## run 1
// alu
module alu (
    input               i_clk,
    input               i_rst_n,
    input               i_valid,
    input signed [11:0] i_data_a,
    input signed [11:0] i_data_b,
    input        [2:0]  i_inst,
    output              o_valid,
    output       [11:0] o_data,
    output              o_overflow
);
reg  [11:0] o_data_w, o_data_r;
reg         o_valid_w, o_valid_r;
reg         o_overflow_w, o_overflow_r;
reg  [19:0] data_old;
reg         overflow_old;
wire [12:0] data_add, data_sub, data_mean;
wire [23:0] data_mul;
wire [19:0] data_mul_round;
wire [20:0] data_mac;
wire [11:0] data_a_abs, data_b_abs;
assign o_valid = o_valid_r;
assign o_data = o_data_r;
assign o_overflow = o_overflow_r;
assign data_add = {i_data_a[11], i_data_a} + {i_data_b[11], i_data_b};
assign data_sub = {i_data_a[11], i_data_a} - {i_data_b[11], i_data_b};
assign data_mul = {{12{i_data_a[11]}}, i_data_a} * {{12{i_data_b[11]}}, i_data_b};
assign data_mul_round = {data_mul[23], data_mul[23:5]} + {19'd0, data_mul[4]};
assign data_mac = {data_mul_round[19], data_mul_round} + {data_old[19], data_old};
assign data_mean = data_add >> 1;
assign data_a_abs = i_data_a[11]? ~(i_data_a)+12'd1: i_data_a;
assign data_b_abs = i_data_b[11]? ~(i_data_b)+12'd1: i_data_b;
always@(*) begin
  o_data_w = 12'd0;
  o_valid_w = i_valid;
  o_overflow_w = 1'b0;
  case(i_inst)
    3'b000: begin  
      o_overflow_w = ^data_add[12:11];
      o_data_w = data_add[11:0];
    end
    3'b001: begin  
      o_overflow_w = ^data_sub[12:11];
      o_data_w = data_sub[11:0];
    end
    3'b010: begin  
      o_data_w = data_mul_round[11:0];
      o_overflow_w = ~(data_mul_round[19:11] == 9'b1_1111_1111 | data_mul_round[19:11] == 9'b0_0000_0000);
    end
    3'b011: begin  
      o_data_w = data_mac[11:0]; 
      o_overflow_w = ~(data_mac[20:11] == 10'b11_1111_1111 | data_mac[20:11] == 10'b00_0000_0000) | overflow_old;
    end
    3'b100: begin  
      o_data_w = ~(i_data_a ^ i_data_b);
    end
    3'b101: begin  
  ...
clock: 10.0 ns
lec_check: 0
cap_margin: 30
core_aspect_ratio: 0.5
core_margin: 8
core_utilization: 58
cts_cluster_diameter: 394
cts_cluster_size: 98
setup_slack_margin: -0.68
slew_margin: 20
tns_end_percent: 10
run.sh (not shown) runs the stock make flow with config.mk's settings and CLKGATE_MAP_FILE=.
Complete run, failing final checks: run 1, reason negative setup slack.
The inputs of run 2 differ from those of run 1 as listed below.
Settings: a change of TNS_END_PERCENT from 10 to 20; a deleted CTS_CLUSTER_DIAMETER that had been 394; a change of CORE_MARGIN from 8 to 2; a deleted SETUP_SLACK_MARGIN that had been -0.68; an added PLACE_DENSITY of 0.37; a deleted CORE_ASPECT_RATIO that had been 0.5; a change of CORE_UTILIZATION from 58 to 62; a deleted CTS_CLUSTER_SIZE that had been 98; a change of CAP_MARGIN from 30 to 20; a change of the clock period (ns, I/O delays scaled along) from 10.0 to 7.39.
Notes after the runs:
Status for run 1 and run 2: no clean run. Per the comparison of run 2 with run 1, count of cell instances traversed by the critical path now larger, utilization now larger, count of clock-buffer cells in the layout comparable.
Here is what was changed in the inputs of run 3 compared with run 2.
Settings: putting SETUP_SLACK_MARGIN at 1.16 where nothing was set; swapping 62 for 72 in CORE_UTILIZATION; clearing TNS_END_PERCENT, which used to be 20; clearing PLACE_DENSITY, which used to be 0.37; putting ABC_AREA at 1 where nothing was set; putting CTS_CLUSTER_DIAMETER at 394 where nothing was set; swapping 7.39 for 4.09 in the clock period (ns, I/O delays scaled along).
Run 3 did not make it past detailed placement (3_5_place_dp), where a tool error ended it.
Run 3: mean post-synth cell area is about 17% lower than what run 2 reported.
Against run 2, run 3 reports a number of distinct library cells after synthesis that is lower.
Between run 2 and run 3, number of rows in the core area decreased.
Die height, run 3 vs run 2: down by a few percent
Looking at fraction of synthesized area in multiplexers across run 3 and run 2, the one that comes out lower is run 3.
Summary of the comparison: synthesized chip area reported by yosys is higher in run 3, relative to run 2.
Comparing chip footprint for run 3 and run 2, the smaller number came from run 3.

harbor:
alu again, from the RTL that the note above started with.
export LEC_CHECK = 0
export CAP_MARGIN = 20
export CELL_PAD_IN_SITES_DETAIL_PLACEMENT = 0
export CELL_PAD_IN_SITES_GLOBAL_PLACEMENT = 2
export CORE_MARGIN = 2
export CORE_UTILIZATION = 60
export CTS_CLUSTER_DIAMETER = 289
export GPL_ROUTABILITY_DRIVEN = 1
export GPL_TIMING_DRIVEN = 1
export MAX_ROUTING_LAYER = met4
export PLACE_DENSITY_LB_ADDON = 0.16
export SLEW_MARGIN = 20
export TNS_END_PERCENT = 45
create_clock -name core_clock -period 13.2 [get_ports {i_clk}]
FAIL harbor @ global placement without I/O (3_1_place_gp_skip_io): tool exited with error
Edits applied to the flow inputs when going from harbor to quartz:
- a deleted TNS_END_PERCENT that had been 45
- a deleted CELL_PAD_IN_SITES_GLOBAL_PLACEMENT that had been 2
- a deleted PLACE_DENSITY_LB_ADDON that had been 0.16
- a deleted CELL_PAD_IN_SITES_DETAIL_PLACEMENT that had been 0
- a deleted MAX_ROUTING_LAYER that had been met4
- a change of CORE_UTILIZATION from 60 to 40
- a deleted GPL_TIMING_DRIVEN that had been 1
- a deleted CTS_CLUSTER_DIAMETER that had been 289
- a deleted GPL_ROUTABILITY_DRIVEN that had been 1
- a change of the clock period (ns, I/O delays scaled along) from 13.2 to 10.0
Notes after the runs:
- From quartz to harbor, simple-gate area share of the yosys netlist did not move at all.
- Compared to harbor, quartz was floorplanned on a bigger die.
- Looking at quartz and harbor, the area reported by Yosys stat is a wash.
- The final layout from quartz, which completed every stage, passed the timing, design-rule and antenna checks at the end of the flow.
### quartz -> cedar
- a change of CORE_UTILIZATION from 40 to 68
- an added TNS_END_PERCENT of 30
- a change of the clock period (ns, I/O delays scaled along) from 10.0 to 9.06
## What came out
- cedar had finished all stages when the layout checks came back failing, citing negative setup slack.
- Against quartz, cedar comes in 29 points higher on core utilization at floorplan.
- Largest clock skew in the final design delta (cedar -> quartz): insignificant
- Between quartz and cedar, the flow reports die area decreasing by more than a quarter.
- quartz has a lower area growth from synthesis to layout than cedar.
- On post-route cell area, the lower figure sits with quartz, not cedar.
- Of quartz and cedar, the run reporting the lower clock tree buffer count of the final layout was cedar.
Input changes introduced in onyx (baseline for comparison: cedar):
- TNS_END_PERCENT: 30 -> unset
- CTS_CLUSTER_SIZE: unset -> 100
- CTS_CLUSTER_DIAMETER: unset -> 397
- CORE_UTILIZATION: 68 -> 72
- ABC_AREA: unset -> 1
- the clock period (ns, I/O delays scaled along): 9.06 -> 4.09
Findings:
- For onyx, the flow was terminated by a tool error in detailed placement (3_5_place_dp) and produced no final design.
- onyx: area share of fa/ha/maj cells after synthesis lower than cedar
- As of onyx, netlist area before placement had risen by a little under 10% compared to cedar.
- In onyx, the height of the die came out 1.3 um above the value in cedar.
- Synthesis area per yosys (lower): cedar
- cedar has a higher compound-cell area share of the yosys netlist than onyx.
- Die width, cedar and onyx: larger value in onyx
Changes in juniper relative to onyx:
- removing CTS_CLUSTER_SIZE (formerly 100)
- changing CORE_UTILIZATION from 72 to 68
- removing CTS_CLUSTER_DIAMETER (formerly 397)
Results
- For onyx, the flow was terminated by a tool error in detailed placement (3_5_place_dp) and produced no final design.
- Status: juniper FAILED at clock tree synthesis (4_1_cts) (tool error)
- Taking onyx as the reference, in juniper die size up about 6%, placeable core region moved up, part of the Yosys area used for sequential elements ~0 delta, yosys stat chip area saw little to no change.

run A:
The RTL this note starts from:
==> flow/design.v <==
module alu (
    input               i_clk,
    input               i_rst_n,
    input               i_valid,
    input signed [11:0] i_data_a,
    input signed [11:0] i_data_b,
    input        [2:0]  i_inst,
    output              o_valid,
    output       [11:0] o_data,
    output              o_overflow
);
reg  [11:0] o_data_w, o_data_r;
reg         o_valid_w, o_valid_r;
reg         o_overflow_w, o_overflow_r;
reg  [19:0] data_old;
reg         overflow_old;
wire [12:0] data_add, data_sub, data_mean;
wire [23:0] data_mul;
wire [19:0] data_mul_round;
wire [20:0] data_mac;
wire [11:0] data_a_abs, data_b_abs;
assign o_valid = o_valid_r;
assign o_data = o_data_r;
assign o_overflow = o_overflow_r;
assign data_add = {i_data_a[11], i_data_a} + {i_data_b[11], i_data_b};
assign data_sub = {i_data_a[11], i_data_a} - {i_data_b[11], i_data_b};
assign data_mul = {{12{i_data_a[11]}}, i_data_a} * {{12{i_data_b[11]}}, i_data_b};
assign data_mul_round = {data_mul[23], data_mul[23:5]} + {19'd0, data_mul[4]};
assign data_mac = {data_mul_round[19], data_mul_round} + {data_old[19], data_old};
assign data_mean = data_add >> 1;
assign data_a_abs = i_data_a[11]? ~(i_data_a)+12'd1: i_data_a;
assign data_b_abs = i_data_b[11]? ~(i_data_b)+12'd1: i_data_b;
always@(*) begin
  o_data_w = 12'd0;
  o_valid_w = i_valid;
  o_overflow_w = 1'b0;
  case(i_inst)
    3'b000: begin  
      o_overflow_w = ^data_add[12:11];
      o_data_w = data_add[11:0];
    end
    3'b001: begin  
      o_overflow_w = ^data_sub[12:11];
      o_data_w = data_sub[11:0];
    end
    3'b010: begin  
      o_data_w = data_mul_round[11:0];
      o_overflow_w = ~(data_mul_round[19:11] == 9'b1_1111_1111 | data_mul_round[19:11] == 9'b0_0000_0000);
    end
    3'b011: begin  
      o_data_w = data_mac[11:0]; 
      o_overflow_w = ~(data_mac[20:11] == 10'b11_1111_1111 | data_mac[20:11] == 10'b00_0000_0000) | overflow_old;
    end
    3'b100: begin  
      o_data_w = ~(i_data_a ^ i_data_b);
    end
    3'b101: begin  
      o_data_w = ~i_data_a[11]? i_data_a: 12'd0;
    end
    3'b110: begin  
      o_data_w = data_mean[11:0];
    end
    3'b111: begin  
      o_data_w = (data_a_abs >= data_b_abs)? data_a_abs: data_b_abs;
    end
  endcase
end
always@(posedge i_clk or negedge i_rst_n) begin
  if(~i_rst_n) begin
    o_data_r <= 12'd0;
    o_overflow_r <= 1'b0;
    o_valid_r <= 1'b0;
  end 
  else begin
    o_data_r <= o_data_w;
    o_overflow_r <= o_overflow_w;
    o_valid_r <= o_valid_w;
  end
end
always@(posedge i_clk or negedge i_rst_n) begin
  if(~i_rst_n) begin
    data_old <= 20'd0;
    overflow_old <= 1'b0;
  end
  else if(i_valid) begin
    if(i_inst == 3'b011)begin
      data_old <= {{8{o_data_w[11]}}, o_data_w};
      overflow_old <= o_overflow_w;
    end
    else begin
      data_old <= 20'd0;
      overflow_old <= 1'b0;
    end
  end
end
endmodule
==> flow/config.mk <==
export PLATFORM = sky130hd
export DESIGN_NAME = alu
export DESIGN_NICKNAME = alu
export VERILOG_FILES = /design/flow/design.v
export SDC_FILE = /design/flow/constraint.sdc
export NUM_CORES = 4
export LEC_CHECK = 0
export ABC_AREA = 0
export CAP_MARGIN = 15
export CELL_PAD_IN_SITES_GLOBAL_PLACEMENT = 0
export CORE_ASPECT_RATIO = 0.68
export CORE_MARGIN = 2
export CORE_UTILIZATION = 40
export CTS_CLUSTER_DIAMETER = 372
export GPL_TIMING_DRIVEN = 0
export HOLD_SLACK_MARGIN = 0.28
export MIN_ROUTING_LAYER = met1
export PLACE_DENSITY_LB_ADDON = 0.09
export SLEW_MARGIN = 10
export TNS_END_PERCENT = 85
==> flow/constraint.sdc <==
create_clock -name core_clock -period 9.65 [get_ports {i_clk}]
set_input_delay 1.9300 -clock core_clock [delete_from_list [all_inputs] [get_ports {i_clk}]]
set_output_delay 1.9300 -clock core_clock [all_outputs]
set_load 0.01 [all_outputs]
The inputs of run B differ from those of run A as listed below.
Settings: SLEW_MARGIN now 20, was 10; HOLD_SLACK_MARGIN no longer set, was 0.28; CELL_PAD_IN_SITES_GLOBAL_PLACEMENT no longer set, was 0; CTS_CLUSTER_DIAMETER no longer set, was 372; ABC_AREA no longer set, was 0; GPL_TIMING_DRIVEN no longer set, was 0; TNS_END_PERCENT no longer set, was 85; CORE_ASPECT_RATIO no longer set, was 0.68; SETUP_SLACK_MARGIN now -0.49, previously not set; MIN_ROUTING_LAYER no longer set, was met1; CAP_MARGIN now 20, was 15; PLACE_DENSITY_LB_ADDON no longer set, was 0.09; CORE_UTILIZATION now 66, was 40; the clock period (ns, I/O delays scaled along) now 8.53, was 9.65.
## What came out
STATUS run=run B STAGES=ALL_DONE FINAL_CHECKS=FAILED CAUSE=negative setup slack. Comparing run B and run A, final weighted congestion in routability-driven placement is higher on run B. Relative to run A, the final cell area reported for run B is higher. NOTE largest net degree at the start of global routing run A->run B increased by a little under 10%. Going from run A to run B, floorplan die height went down by 5.4%, via count of the first global-routing pass went up by 10%, placeable core region went down by about 40%. Run A → run B: met2 demand-to-capacity share in global routing increased 30 points; overall routed net length decreased about 1.4%; count of cell instances traversed by the critical path decreased about 15%. Post-detailed-route via-to-cell ratio, run B vs run A: up by more than 10%. Global-route usage (higher): run B.
The inputs of run C differ from those of run B as listed below.
Settings: TNS_END_PERCENT now 5, previously not set; SETUP_SLACK_MARGIN no longer set, was -0.49; CORE_UTILIZATION now 65, was 66; CTS_CLUSTER_DIAMETER now 50, previously not set; the clock period (ns, I/O delays scaled along) now 9.43, was 8.53.
- Run C: complete, dirty (negative setup slack)
- Run B finished every stage; the final checks, however, were not passed, the failures being negative setup slack.
- Changes observed in run C relative to run B: routed wire length decreased by 900 um relative to the old numbers, total number of tap cells barely changed, clock tree buffer count of the final layout went up 1, final worst-path cycle share decreased by 4.0 points relative to the old numbers.
- Taking run B as the reference, in run C register area held, sequential share of layout area held.
diff inputs: run C => run D
Settings: an added ABC_AREA of 1; a change of CORE_UTILIZATION from 65 to 72; a deleted TNS_END_PERCENT that had been 5; a deleted CTS_CLUSTER_DIAMETER that had been 50; a change of the clock period (ns, I/O delays scaled along) from 9.43 to 7.69.
==> comparison <==
- Run D did not make it past clock tree synthesis (4_1_cts), where a tool error ended it.
- The share of synthesized area occupied by flip-flops and latches number comes out higher for run C vs run D.
- Area of the die: run D vs run C down 2.3%
- In the reports for run C and run D, the smaller final weighted congestion in routability-driven placement belongs to run C.
- When the final numbers for run C and run D were put side by side, the post-placement cell count turned out to be greater in run D.
- For the area of placed instances, run D came in about 9% higher than run C did.
- Run D — simple-gate share of the synthesized area 8.9 points higher, run C as reference
- Post-synthesis cell count in run D is 392 higher than in run C
- Count of different cell masters after synthesis ends up higher on run C.
- Compared with run C, in run D area fraction in compound gates saw a decrease; synthesized area per cell saw a decrease; area of the mapped netlist saw an increase.
Here is what was changed in the inputs of run E compared with run D.
Settings: TNS_END_PERCENT newly set to 5; the clock period (ns, I/O delays scaled along) changed from 7.69 to 4.09.
==> comparison <==
- Run E is listed as incomplete: the tool reported an error in clock tree synthesis (4_1_cts) and the run ended there.
- Status: area after synthesis parity (run D, run E)
- Re chip area estimate from yosys synthesis: no difference whatsoever between run E and run D.
- Compared with run D, run E shows a half-perimeter wire length after detailed placement that is about 3.7% higher.
- On area of placed instances, the lower figure sits with run D, not run E.
- Re yosys cell count: no difference whatsoever between run E and run D.
- Summary — placer congestion estimate, run E relative to run D: lower, by about 8%.
- Comparing run D against run E, there is no change at all in overall die area.
- From run E to run D, area of the core region did not move at all.
- As far as area share of xor/xnor cells in the synthesized design goes, run E and run D are indistinguishable; the numbers are identical.
- Diff run D -> run E: setup slack after placement saw a decrease; placed instance count saw an increase.
